==> flow/design.v <==
module alu_top (
    input             clk,
    input      [7:0]  a,
    input      [7:0]  b,
    input      [3:0]  sel,
    output reg [15:0] out
);
    reg  [7:0]  a_q, b_q;
    reg  [3:0]  sel_q;
    wire [15:0] alu_out;
    always @(posedge clk) begin
        a_q   <= a;
        b_q   <= b;
        sel_q <= sel;
        out   <= alu_out;
    end
    alu u_alu (.a(a_q), .b(b_q), .sel(sel_q), .out(alu_out));
endmodule

`timescale 1ns / 1ps
module alu(
    input [7:0] a,b,
    input [3:0] sel,
    output reg [15:0] out
    );
    always@(*)
        begin
            case(sel)
                4'b0000 : out=a+b;
                4'b0001 : out=a+1;
                4'b0010 : out=a-b;
                4'b0011 : out=a*b;
                4'b0100 : out=(b==0) ? 16'd0 : a/b;
                4'b0101 : out=(b==0) ? 16'd0 : a%b;
                4'b0110 : out=a&b;
                4'b0111 : out=a|b;
                4'b1000 : out=~(a&b);
                4'b1001 : out=~(a|b);
                4'b1010 : out=a^b;
                default: out=0;
            endcase        
        end    
endmodule
clock: 21.9 ns
lec_check: 0
abc_area: 1
cap_margin: 20
core_margin: 2
core_utilization: 72
cts_cluster_diameter: 186
cts_cluster_size: 93
place_density: 0.44
setup_slack_margin: 2.23
slew_margin: 20
tns_end_percent: 5
run.sh (not shown) runs the stock make flow with config.mk's settings and CLKGATE_MAP_FILE=.
The starting point failed in 5_1_grt on DPL-0038.
Edit:
--- a/flow/config.mk
+++ b/flow/config.mk
@@ -11,7 +11,4 @@
 export CORE_UTILIZATION = 72
-export CTS_CLUSTER_DIAMETER = 186
-export CTS_CLUSTER_SIZE = 93
-export PLACE_DENSITY = 0.44
-export SETUP_SLACK_MARGIN = 2.23
+export CTS_CLUSTER_DIAMETER = 237
+export CTS_CLUSTER_SIZE = 100
 export SLEW_MARGIN = 20
-export TNS_END_PERCENT = 5
==> flow/constraint.sdc (replaced) <==
create_clock -name core_clock -period 26.1 [get_ports {clk}]
set_input_delay 5.2200 -clock core_clock [delete_from_list [all_inputs] [get_ports {clk}]]
set_output_delay 5.2200 -clock core_clock [all_outputs]
set_load 0.01 [all_outputs]
=> Now the flow passed the timing, design-rule and antenna checks. Die size is unchanged. Area after synthesis is unchanged. Synthesized cell count stays the same.
Edit:
--- a/flow/config.mk
+++ b/flow/config.mk
@@ -7,8 +7,5 @@
 export LEC_CHECK = 0
-export ABC_AREA = 1
 export CAP_MARGIN = 20
 export CORE_MARGIN = 2
-export CORE_UTILIZATION = 72
-export CTS_CLUSTER_DIAMETER = 237
-export CTS_CLUSTER_SIZE = 100
+export CORE_UTILIZATION = 40
 export SLEW_MARGIN = 20
==> flow/constraint.sdc (replaced) <==
create_clock -name core_clock -period 32.0 [get_ports {clk}]
set_input_delay 6.4000 -clock core_clock [delete_from_list [all_inputs] [get_ports {clk}]]
set_output_delay 6.4000 -clock core_clock [all_outputs]
set_load 0.01 [all_outputs]
What happened:
- via count decreases by 6.4%
- final cell count decreases by 7.0%
Edit:
--- a/flow/config.mk
+++ b/flow/config.mk
@@ -8,4 +8,11 @@
 export CAP_MARGIN = 20
-export CORE_MARGIN = 2
-export CORE_UTILIZATION = 40
+export CELL_PAD_IN_SITES_DETAIL_PLACEMENT = 1
+export CORE_ASPECT_RATIO = 1.14
+export CORE_MARGIN = 3
+export CORE_UTILIZATION = 47
+export CTS_CLUSTER_SIZE = 51
+export GPL_TIMING_DRIVEN = 0
+export MAX_ROUTING_LAYER = met4
+export MIN_ROUTING_LAYER = met1
+export PLACE_DENSITY_LB_ADDON = 0.02
 export SLEW_MARGIN = 20
The new run produced a clean layout.
Hold slack improved by 0.023 ns.
Wire length rises by 11%.
Register-to-register slack got worse by 0.78 ns.
Cell count rises by 0.68%.
Global-route usage rises by 6.3 points.

---

Setup of job 2501:
RTL: the design.v shown in full above, as it stands there.
clock: 26.2 ns
lec_check: 0
cap_margin: 20
core_margin: 2
core_utilization: 72
place_density_lb_addon: 0.27
slew_margin: 20
tns_end_percent: 5
As the logs show, job 2501 stopped at global routing (5_1_grt) after a tool error, so it never reached the end of the flow.
Edits applied to the flow inputs when going from job 2501 to job 6457:
- putting CTS_CLUSTER_DIAMETER at 391 where nothing was set
- clearing PLACE_DENSITY_LB_ADDON, which used to be 0.27
- swapping 26.2 for 17.3 in the clock period (ns, I/O delays scaled along)
--- outcome ---
- detailed placement (3_5_place_dp): job 6457 exited with error
- Job 6457: global placement routability congestion about 0.7% below job 2501
- Per the comparison of job 6457 with job 2501, parity-gate share of the synthesized area counting xor and xnor cells saw little to no change, number of buffers added on ports level, post-synthesis chip area from yosys has remained practically unchanged, post-synthesis cell type count about even.
Inputs modified between job 6457 and job 1418:
- changing CORE_UTILIZATION from 72 to 58
- setting CTS_CLUSTER_SIZE to 39 for the first time
- removing TNS_END_PERCENT (formerly 5)
- setting SETUP_SLACK_MARGIN to 4.76 for the first time
- changing the clock period (ns, I/O delays scaled along) from 17.3 to 17.5
global routing (5_1_grt): job 1418 exited with error. For floorplan die height, dividing the value from job 6457 by the value from job 1418 gives 0.901. Summary of job 1418 over job 6457: die size moved up, cell count in the Yosys report comparable. Comparing job 6457 and job 1418, final estimated routing congestion in global placement is higher on job 6457. Effective utilization at floorplan was higher in job 6457 than in job 1418.
The following lists how job 9903 was set up differently from job 1418:
- SETUP_SLACK_MARGIN removed (was 4.76)
- CTS_CLUSTER_DIAMETER removed (was 391)
- CTS_CLUSTER_SIZE removed (was 39)
- CORE_UTILIZATION changed from 58 to 40
- the clock period (ns, I/O delays scaled along) changed from 17.5 to 30.6
Results
No stage failed in job 9903, and the final checks on the layout all came back clean.
Diff job 1418 -> job 9903: top-level I/O count was more or less identical; instance tally after logic synthesis closely matched the old numbers; placeable core area higher.
In the flow results for job 1418 and job 9903, the chip width is smaller on job 1418.
Floorplan check, job 9903 vs job 1418: die outline larger in job 9903
From job 9903 to job 1418, summed standard-cell area reported by yosys did not move at all.
Summary of the comparison: number of buffers inserted by post-CTS setup repair is lower in job 9903, relative to job 1418.
Compared job 9903 vs job 1418, and half-perimeter wire length after detailed placement is down in job 9903.
Side by side, post-placement cell count turned out lower in job 9903 than in job 1418.

---

// alu_top: RTL as listed in full above, without the edits since
export LEC_CHECK = 0
export ABC_AREA = 1
export CAP_MARGIN = 20
export CORE_MARGIN = 2
export CORE_UTILIZATION = 67
export PLACE_DENSITY_LB_ADDON = 0.3
export SLEW_MARGIN = 20
create_clock -name core_clock -period 32.0 [get_ports {clk}]
Edit:
- ABC_AREA: 1 -> unset
- CAP_MARGIN: 20 -> 0
- CELL_PAD_IN_SITES_DETAIL_PLACEMENT: unset -> 1
- CELL_PAD_IN_SITES_GLOBAL_PLACEMENT: unset -> 2
- CORE_ASPECT_RATIO: unset -> 1.14
- CORE_MARGIN: 2 -> 3
- CORE_UTILIZATION: 67 -> 47
- CTS_CLUSTER_SIZE: unset -> 86
- GPL_ROUTABILITY_DRIVEN: unset -> 0
- GPL_TIMING_DRIVEN: unset -> 0
- MAX_ROUTING_LAYER: unset -> met4
- MIN_ROUTING_LAYER: unset -> met2
- PLACE_DENSITY_LB_ADDON: 0.3 -> 0.15
Effect:
- The new run completed without violations
- wire length goes up by 43%
- die size grows by 45%
- global-route usage climbs by 14 points
- synthesized area hardly moves
- via count increases by 48%
- non-clock buffer count is higher by 80
Edit:
- ABC_AREA: unset -> 1
- CAP_MARGIN: 0 -> 20
- CELL_PAD_IN_SITES_DETAIL_PLACEMENT: 1 -> unset
- CELL_PAD_IN_SITES_GLOBAL_PLACEMENT: 2 -> unset
- CORE_ASPECT_RATIO: 1.14 -> unset
- CORE_MARGIN: 3 -> 2
- CORE_UTILIZATION: 47 -> 60
- CTS_CLUSTER_SIZE: 86 -> unset
- GPL_ROUTABILITY_DRIVEN: 0 -> unset
- GPL_TIMING_DRIVEN: 0 -> unset
- MAX_ROUTING_LAYER: met4 -> unset
- MIN_ROUTING_LAYER: met2 -> unset
- PLACE_DENSITY_LB_ADDON: 0.15 -> unset
- clock period: 32.0 -> 17.0 ns (I/O delays scaled with it)
Effect: With this change the flow aborted during global routing (DPL-0038). Die size falls by 23%. Synthesized area stays flat. Synthesized cell count rises by 16%.
Edit:
- ABC_AREA: 1 -> unset
- CORE_UTILIZATION: 60 -> 64
- TNS_END_PERCENT: unset -> 5
- clock period: 17.0 -> 24.6 ns (I/O delays scaled with it)
What happened: The changed run did not get past global routing (GRT-0232). Area after synthesis hardly moves. Die area decreases by a few percent. Synthesized cell count decreases by roughly a tenth.

---

== job 7391 ==
RTL: the design.v shown in full above, as it stands there.
clock: 21.9 ns
lec_check: 0
abc_area: 0
cap_margin: 20
core_aspect_ratio: 0.5
core_margin: 2
core_utilization: 72
cts_cluster_diameter: 373
cts_cluster_size: 93
place_density: 0.41
slew_margin: 20
tns_end_percent: 5
Job 7391 terminated abnormally: detailed placement reported DPL-0033.
Relative to job 7391, the following input files were edited for job 928:
- setting CELL_PAD_IN_SITES_GLOBAL_PLACEMENT to 0 for the first time
- changing CTS_CLUSTER_DIAMETER from 373 to 232
- changing CTS_CLUSTER_SIZE from 93 to 89
- changing CORE_ASPECT_RATIO from 0.5 to 1.04
- changing CORE_UTILIZATION from 72 to 70
- changing SLEW_MARGIN from 20 to 40
- changing PLACE_DENSITY from 0.41 to 0.62
- changing ABC_AREA from 0 to 1
- changing CAP_MARGIN from 20 to 15
Results
- Job 928 did not run to completion, as it errored out during clock tree synthesis.
- On synthesized area, job 7391 and job 928 are basically level.
- Of job 928 and job 7391, it is job 928 that has the higher synthesized cell count.
- Diff job 7391 -> job 928 | post-synthesis mux area share | decrease of 4.5 points
- As far as area share of xor/xnor cells in the synthesized design is concerned, job 7391 and job 928 perform about the same.
The inputs of job 6822 differ from those of job 928 as listed below.
- PLACE_DENSITY: 0.62 -> unset
- CTS_CLUSTER_SIZE: 89 -> unset
- CTS_CLUSTER_DIAMETER: 232 -> unset
- CORE_ASPECT_RATIO: 1.04 -> unset
- CORE_UTILIZATION: 70 -> 62
- CELL_PAD_IN_SITES_GLOBAL_PLACEMENT: 0 -> unset
- TNS_END_PERCENT: 5 -> unset
- SLEW_MARGIN: 40 -> 20
- CAP_MARGIN: 15 -> 20
- the clock period (ns, I/O delays scaled along): 21.9 -> 24.6
### Flow results
From job 928 to job 6822 the numbers moved as follows: number of cell rows moved up; adder and majority cell fraction of the synthesized area level. Initial core utilization: job 6822 vs job 928 down 8.4 points. On number of register bits inferred by synthesis, job 6822 tracks job 928 almost exactly. In the tables for job 928 and job 6822, weighted congestion reported at the end of routability-driven placement reads lower with job 6822. Diff job 6822..job 928 | area of the mapped netlist | unchanged. Summary: post-DP HPWL, job 6822 better than job 928. What job 928 reported for die width has to be multiplied by 1.08 to get the figure for job 6822. Job 928 has lower standard cell core area than job 6822. Job 6822 finished every stage and its layout cleared the timing, design-rule and antenna checks. Relative to job 928, the total die size of job 6822 is higher by 0.0020 mm².
